==> flow/design.v (excerpt) <==
module JAM (
input CLK,
input RST,
output reg [2:0] W,
output reg [2:0] J,
input [6:0] Cost,
output reg [3:0] MatchCount,
output reg [9:0] MinCost,
output reg Valid );
clock: 8.0 ns
lec_check: 0
abc_area: 1
cap_margin: 20
core_margin: 2
core_utilization: 64
cts_cluster_diameter: 191
cts_cluster_size: 100
slew_margin: 20
run.sh (not shown) runs the stock make flow with config.mk's settings and CLKGATE_MAP_FILE=.
==> next run, changes <==
ABC_AREA = default   (was 1)
CELL_PAD_IN_SITES_DETAIL_PLACEMENT = 1   (was default)
CORE_UTILIZATION = 40   (was 64)
CTS_CLUSTER_DIAMETER = default   (was 191)
CTS_CLUSTER_SIZE = default   (was 100)
GPL_TIMING_DRIVEN = 0   (was default)
SETUP_SLACK_MARGIN = -0.79   (was default)
Outcome:
- The new run completed without violations
- cell area is about the same
- final cell count fell by 9.8%
- count of clock-buffer cells in the layout fell by 3
- critical path depth fell by 6
- wire length rose by 13%
- utilization fell by 24 points
- sequential power stays flat
==> next run, changes <==
CELL_PAD_IN_SITES_DETAIL_PLACEMENT = default   (was 1)
CELL_PAD_IN_SITES_GLOBAL_PLACEMENT = 2   (was default)
CORE_ASPECT_RATIO = 1.04   (was default)
CTS_CLUSTER_DIAMETER = 392   (was default)
CTS_CLUSTER_SIZE = 99   (was default)
GPL_TIMING_DRIVEN = default   (was 0)
PLACE_DENSITY_LB_ADDON = 0.3   (was default)
SETUP_SLACK_MARGIN = -0.78   (was -0.79)
The new run completed with no timing, DRC or antenna violations. Sequential power barely changes. Synthesized cell count does not change. Design area drops by about 3%. Sequential cell count does not change. Area after synthesis is unchanged. Fmax climbs by 11%. First-iteration DRC count climbs by about 6%. Cell count drops by about 3.7%. Setup slack gets better by 0.44 ns. Via count drops by about 6%.
==> next run, changes <==
CORE_ASPECT_RATIO = 0.5   (was 1.04)
CTS_CLUSTER_DIAMETER = 194   (was 392)
TNS_END_PERCENT = 30   (was default)
=>
- The changed run finished with timing, DRC and antenna clean
- sequential power barely changes
- fmax drops slightly
- die area climbs slightly
- setup slack loses 0.014 ns
- area after synthesis stays the same
- wire length hardly moves
- sequential cell count is unchanged
- clock-buffer cell count drops by 2
- via count drops slightly
- cell area climbs slightly
- synthesized cell count does not change

========
## run 1
The RTL this note starts from:
==> flow/design.v <==
module JAM (
input CLK,
input RST,
output reg [2:0] W,
output reg [2:0] J,
input [6:0] Cost,
output reg [3:0] MatchCount,
output reg [9:0] MinCost,
output reg Valid );
reg [5:0]state;
reg [2:0]num[0:7];
reg [4:0]ix;
reg [9:0]tempCost;
reg [4:0]changePoint;
reg [4:0]n;
reg [4:0]max_min_pos;
reg [4:0]max_min_value;
always @(posedge CLK or posedge RST) 
begin
    if(RST)
    begin
		  W <= 0;
		  J <= 0;
		  Valid <= 0;
		  num[0] <= 0;
		  num[1] <= 1;
		  num[2] <= 2;
		  num[3] <= 3;
		  num[4] <= 4;
		  num[5] <= 5;
		  num[6] <= 6;
		  num[7] <= 7;
		  state <= 0;
		  ix <= 1;
		  tempCost <= 0;
		  MatchCount <= 0;
		  MinCost <= 1023;
		  changePoint <= 0;
		  n <= 10;
		  max_min_pos <= 0;
		  max_min_value <= 10;
    end
    else 
    begin
		case(state)
			5'd0:
			begin
				if(ix > 8)
				begin
					if(tempCost < MinCost)
					begin
						MatchCount <= 1;
						MinCost <= tempCost;
					end
					else if(tempCost == MinCost)
					begin
						MatchCount <= MatchCount + 1;
					end
					ix <= 1;
					tempCost <= 0;
					state <= 1;
				end
				else if(ix == 8)
				begin
					tempCost <= tempCost + Cost;
					ix <= ix + 1;
				end
				else
				begin
					tempCost <= tempCost + Cost;
					W <= ix;
					J <= num[ix];
					ix <= ix + 1;
				end
			end
			5'd1:
			begin
				if(num[7] > num[6])
				begin
					num[6] <= num[7];
					num[7] <= num[6];
					state <= 0;
					W <= 0;
					J <= num[0];
				end
				else if(num[6] > num[5])
				begin
					 if(num[7] > num[5] && num[7] < num[6])
					 begin
						num[7] <= num[6];
						num[5] <= num[7];
						num[6] <= num[5];
						state <= 0;
						W <= 0;
						J <= num[0];
					 end
					 else
					 begin
						num[5] <= num[6];
						num[6] <= num[7];
						num[7] <= num[5];
						state <= 0;
						W <= 0;
						J <= num[0];
					 end
				end
				else if(num[5] > num[4])
				begin
						if(num[6] < num[4] && ((num[7] < num[4]) || num[5] < num[7]) )
						begin
							num[4] <= num[5];
							num[5] <= num[7];
							num[7] <= num[4];
						end
						else if(num[6] > num[4] && num[5] > num[6] && num[7] < num[4])
						begin
							num[4] <= num[6];
							num[5] <= num[7];
							num[6] <= num[4];
							num[7] <= num[5];
						end
						else if(num[7] > num[4] && num[7] < num[6] && num[7] < num[5])
						begin
							num[4] <= num[7];
							num[5] <= num[4];
							num[7] <= num[5];
						end
						state <= 0;
						W <= 0;
						J <= num[0];
				end
				else if(num[4] > num[3])
				begin
					changePoint <= 3;
					state <= 2;
					n <= 4;
				end
				else if(num[3] > num[2])
				begin
					changePoint <= 2;
					state <= 2;
					n <= 3;
				end
				else if(num[2] > num[1])
				begin
					changePoint <= 1;
					state <= 2;
					n <= 2;
				end
				else if(num[1] > num[0])
				begin
					changePoint <= 0;
					state <= 2;
					n <= 1;
				end
				else
					state <= 4;
			end
			5'd2:
			begin
				if(n >= 8)
				begin
					num[changePoint] <= num[max_min_pos];
					num[max_min_pos] <= num[changePoint];
					state <= 3;
					max_min_value <= 10;
				end
				else
				begin
					if(num[n] > num[changePoint] && num[n] < max_min_value)
					begin
						max_min_pos <= n;
						max_min_value <= num[n];
					end
					n <= n + 1;
				end
			end
			5'd3:
			begin
				if(changePoint == 4)
				begin
					num[5] <= num[7];
					num[7] <= num[5];
				end
				else if(changePoint == 3)
				begin
					num[4] <= num[7];
					num[5] <= num[6];
					num[6] <= num[5];
					num[7] <= num[4];
				end
				else if(changePoint == 2)
				begin
					num[3] <= num[7];
					num[4] <= num[6];
					num[6] <= num[4];
					num[7] <= num[3];
				end
				else if(changePoint == 1)
				begin
					num[2] <= num[7];
					num[3] <= num[6];
					num[4] <= num[5];
					num[5] <= num[4];
					num[6] <= num[3];
					num[7] <= num[2];
				end
				else if(changePoint == 0)
				begin
					num[1] <= num[7];
					num[2] <= num[6];
					num[3] <= num[5];
					num[5] <= num[3];
					num[6] <= num[2];
					num[7] <= num[1];
				end
					state <= 0;
					W <= 0;
					J <= num[0];
			end
			5'd4:
			begin
				Valid <= 1;
			end
		endcase
    end
end
endmodule
Settings: LEC_CHECK=0, ABC_AREA=1, CAP_MARGIN=25, CELL_PAD_IN_SITES_DETAIL_PLACEMENT=2, CORE_MARGIN=2, CORE_UTILIZATION=40, CTS_CLUSTER_SIZE=67, GPL_ROUTABILITY_DRIVEN=0, GPL_TIMING_DRIVEN=0, HOLD_SLACK_MARGIN=0.13, PLACE_DENSITY=0.55, SLEW_MARGIN=25; clock period 8.0 ns.
The following lists how run 2 was set up differently from run 1:
Settings: SLEW_MARGIN now 20, was 25; CTS_CLUSTER_DIAMETER now 400, previously not set; GPL_TIMING_DRIVEN no longer set, was 0; CAP_MARGIN now 20, was 25; SETUP_SLACK_MARGIN now 2.3, previously not set; GPL_ROUTABILITY_DRIVEN no longer set, was 0; PLACE_DENSITY no longer set, was 0.55; CELL_PAD_IN_SITES_DETAIL_PLACEMENT no longer set, was 2; CTS_CLUSTER_SIZE now 100, was 67; HOLD_SLACK_MARGIN no longer set, was 0.13; ABC_AREA no longer set, was 1.
Results
Wire length per cell: run 2 < run 1
Between run 2 and run 1, the critical-path maximum fanout is higher for run 1.
Re final setup skew: run 2 and run 1 aren't equal, and the higher value belongs to run 1.
On total iterations of the first detailed-routing run, the lower figure sits with run 1, not run 2.
For run 3, these inputs were changed with respect to run 2:
Settings: clearing SETUP_SLACK_MARGIN, which used to be 2.3; swapping 40 for 64 in CORE_UTILIZATION; swapping 400 for 396 in CTS_CLUSTER_DIAMETER.
Notes after the runs:
The final layout from run 3, which completed every stage, passed the timing, DRC and antenna checks at the end of the flow.
Of run 3 and run 2, run 2 shows the higher routed wire length, with run 3 below it.
The worst max-slew margin expressed relative to the limit in run 3 sits 2.2 points below the value recorded for run 2.
Delta (run 3 minus run 2): post-synthesis to final-layout area growth has decreased, minimum clock period has increased, via count of the first global-routing pass has increased.
For run 4, these inputs were changed with respect to run 3:
Settings: changing CORE_UTILIZATION from 64 to 40; setting CELL_PAD_IN_SITES_DETAIL_PLACEMENT to 2 for the first time; setting GPL_ROUTABILITY_DRIVEN to 0 for the first time; setting GPL_TIMING_DRIVEN to 0 for the first time; removing CTS_CLUSTER_SIZE (formerly 100); removing CTS_CLUSTER_DIAMETER (formerly 396).
==> results <==
- Row standard cell core area: run 4 higher / run 3 lower
- Total global routing track utilization for run 4 is lower than for run 3.
- Compared with run 3, run 4 shows a higher first-pass GRT wire length.
Inputs modified between run 4 and run 5:
Settings: putting ABC_AREA at 1 where nothing was set; putting CTS_CLUSTER_SIZE at 100 where nothing was set; swapping 40 for 64 in CORE_UTILIZATION; putting CTS_CLUSTER_DIAMETER at 236 where nothing was set; putting PLACE_DENSITY at 0.95 where nothing was set; clearing GPL_ROUTABILITY_DRIVEN, which used to be 0; clearing GPL_TIMING_DRIVEN, which used to be 0; clearing CELL_PAD_IN_SITES_DETAIL_PLACEMENT, which used to be 2.
[summary]
- Run 5: die height 25 um below run 4
- Iteration-0 DRC count of the detailed router of run 5 exceeds that of run 4 by more than half.
- Comparing the two runs side by side, run 5 comes out ahead of run 4 on routed wire length.
- Between run 5 and run 4, critical path depth is lower for run 4, run 5 comes in above that.
- [compare] base=run 4 new=run 5: cell area after technology mapping has increased; internal power summed over all cells has increased; data arrival at the endpoint of the critical path has decreased; pin count of the biggest net entering global routing has increased.
For run 6, these inputs were changed with respect to run 5:
Settings: swapping 236 for 194 in CTS_CLUSTER_DIAMETER; clearing PLACE_DENSITY, which used to be 0.95; putting TNS_END_PERCENT at 5 where nothing was set.
==> results <==
- Run 6 ends up with higher number of fill cells in the layout than run 5 does.
- Area growth from synthesis to layout sits lower in run 6 than in run 5.
- Per the comparison of run 6 with run 5, register-to-register slack went up; total standard cell area after synthesis barely changed; maximum frequency +0.71%.
- Looking only at global router's overall resource usage, and setting everything else aside, the lower value of run 5 and run 6 goes to run 5.
- Against run 5, run 6 comes in 4.5 points lower on share of total power in the clock network.
- Looking at run 5 and run 6, the number of nets with antenna violations after routing is a wash.
- [compare] base=run 5 new=run 6: wire length of the first global-routing pass increased by 2.9% relative to the old numbers; flop and latch count out of synthesis barely changed; area of all placed cells without fillers went down.
Power is estimated from default activity; no workload was simulated.
